== T ==
Design calculator, start of the top module:
module calculator
(	
	input clk, 
	input rst,
	input start,
	input [7:0] rom_data,
	output [6:0] rom_addr,
	output done,
	output [7:0] result
);
clock: 12.0 ns
lec_check: 0
abc_area: 0
cap_margin: 20
cell_pad_in_sites_detail_placement: 0
core_aspect_ratio: 0.92
core_margin: 2
core_utilization: 44
cts_cluster_diameter: 395
gpl_routability_driven: 0
gpl_timing_driven: 0
min_routing_layer: met1
place_density_lb_addon: 0.09
slew_margin: 35
tns_end_percent: 60
run.sh (not shown) runs the stock make flow with config.mk's settings and CLKGATE_MAP_FILE=.
[inputs] Q vs T
==> flow/config.mk <==
export PLATFORM = sky130hd
export DESIGN_NAME = calculator
export DESIGN_NICKNAME = calculator
export VERILOG_FILES = /design/flow/design.v
export SDC_FILE = /design/flow/constraint.sdc
export NUM_CORES = 4
export LEC_CHECK = 0
export ABC_AREA = 1
export CAP_MARGIN = 10
export CELL_PAD_IN_SITES_DETAIL_PLACEMENT = 0
export CELL_PAD_IN_SITES_GLOBAL_PLACEMENT = 3
export CORE_MARGIN = 2
export CORE_UTILIZATION = 22
export CTS_CLUSTER_SIZE = 100
export GPL_ROUTABILITY_DRIVEN = 0
export GPL_TIMING_DRIVEN = 0
export MAX_ROUTING_LAYER = met4
export SETUP_SLACK_MARGIN = 2.89
export SLEW_MARGIN = 35
==> flow/constraint.sdc <==
create_clock -name core_clock -period 11.7 [get_ports {clk}]
set_input_delay 2.3400 -clock core_clock [delete_from_list [all_inputs] [get_ports {clk}]]
set_output_delay 2.3400 -clock core_clock [all_outputs]
set_load 0.01 [all_outputs]
Results
Q went all the way through the flow, and no timing, DRC or antenna check failed.
Per the comparison of Q with T, clock-cell share of area moved down; total stage count of the critical path moved up.
Note that the number of cells on the worst reg-to-reg path recorded for T amounts to 0.841 times the value seen in Q.
The endpoint of the worst setup timing path comes out dp.operands.mem[4][0] in one run and dp.operands.mem[31][0] in the other, namely in T and Q respectively.

---

Starting RTL as in the previous note.
export LEC_CHECK = 0
export CAP_MARGIN = 20
export CORE_MARGIN = 2
export CORE_UTILIZATION = 72
export CTS_CLUSTER_SIZE = 42
export HOLD_SLACK_MARGIN = -0.08
export MAX_ROUTING_LAYER = met4
export PLACE_DENSITY_LB_ADDON = 0.0
export SETUP_SLACK_MARGIN = 2.14
export SLEW_MARGIN = 20
create_clock -name core_clock -period 8.59 [get_ports {clk}]
The baseline completed and failed the layout checks on setup timing.
Change:
Settings changed: CORE_UTILIZATION 72 to 40, CTS_CLUSTER_DIAMETER from default to 204, CTS_CLUSTER_SIZE 42 to default, GPL_TIMING_DRIVEN from default to 0, HOLD_SLACK_MARGIN -0.08 to default, MAX_ROUTING_LAYER met4 to default, PLACE_DENSITY_LB_ADDON 0.0 to default, SETUP_SLACK_MARGIN 2.14 to default.
Clock period 8.59 ns to 12.0 ns, I/O delays scaled along.
The new run went through all stages and came out clean.
Sequential share of layout area goes down by 0.67 points.
Non-clock buffer count goes up by 13.
Via count goes down by a little under a tenth.
Clock-buffer cell count goes up by 6.

---

build 43:
calculator again, from the RTL that the note above started with.
// calculator
module calculator
(	
	input clk, 
	input rst,
	input start,
	input [7:0] rom_data,
	output [6:0] rom_addr,
	output done,
	output [7:0] result
);
Settings: LEC_CHECK=0, ABC_AREA=1, CAP_MARGIN=20, CORE_ASPECT_RATIO=0.7, CORE_MARGIN=2, CORE_UTILIZATION=72, CTS_CLUSTER_DIAMETER=330, CTS_CLUSTER_SIZE=10, HOLD_SLACK_MARGIN=0.28, SETUP_SLACK_MARGIN=1.98, SLEW_MARGIN=20; clock period 6.77 ns.
The final report for build 43 shows a completed flow and a layout that fails verification, specifically setup timing.
The inputs of build 29 differ from those of build 43 as listed below.
- CORE_ASPECT_RATIO: 0.7 -> unset
- PLACE_DENSITY_LB_ADDON: unset -> 0.2
- CTS_CLUSTER_DIAMETER: 330 -> 197
- SETUP_SLACK_MARGIN: 1.98 -> 2.74
- CTS_CLUSTER_SIZE: 10 -> 15
- HOLD_SLACK_MARGIN: 0.28 -> unset
- the clock period (ns, I/O delays scaled along): 6.77 -> 9.68
Results
Summary of build 43 and build 29: one run falls short of a clean finish, namely build 43. The final report for build 43 shows a completed flow and a layout that fails verification, specifically setup timing. Layer carrying the most global-route usage: met1 -> build 43, met2 -> build 29. Setup TNS after final layout (higher): build 29. Data required time of the critical path (lower): build 43. Compared with build 43, build 29 shows hold slack higher by 14 ps. Wire length: build 29 better than build 43.
Setup changes, build 29 to build 57
- CTS_CLUSTER_SIZE changed from 15 to 46
- CORE_UTILIZATION changed from 72 to 69
- SETUP_SLACK_MARGIN changed from 2.74 to 2.44
- PLACE_DENSITY_LB_ADDON changed from 0.2 to 0.02
- CTS_CLUSTER_DIAMETER removed (was 197)
- ABC_AREA removed (was 1)
- the clock period (ns, I/O delays scaled along) changed from 9.68 to 9.97
[summary]
Build 57 finished all stages; however, its layout fails the closing checks, the failures being capacitance limit, slew limit, setup timing.
Delta (build 57 minus build 29): final worst-path setup slack shrank by 1370 ps, fraction of synthesized area in multiplexers grew by 16 points, synthesized instance count shrank by about 40%, die width held steady, clock-buffer cell count grew by 29%.
On transition time of the tightest slew-check pin, the higher figure sits with build 57, not build 29.
A cell type of the slowest stage on the worst timing path of dfxtp_4 is what build 29 shows, while dfxtp_2 belongs to build 57.
Between build 29 and build 57, the final wirelength is higher for build 29.
For build 80, these inputs were changed with respect to build 57:
- GPL_TIMING_DRIVEN: unset -> 0
- CORE_UTILIZATION: 69 -> 40
- CTS_CLUSTER_SIZE: 46 -> unset
- PLACE_DENSITY_LB_ADDON: 0.02 -> unset
- TNS_END_PERCENT: unset -> 90
- ABC_AREA: unset -> 1
- SETUP_SLACK_MARGIN: 2.44 -> unset
- CTS_CLUSTER_DIAMETER: unset -> 204
- SLEW_MARGIN: 20 -> 35
- the clock period (ns, I/O delays scaled along): 9.97 -> 12.0
--- outcome ---
- Build 80 ran to completion and came out clean on the timing, DRC and antenna checks.
- Diff build 57 -> build 80: data required time of the critical path up 2160 ps, routed wire length up about 43%, total of max-cap violations down 1.
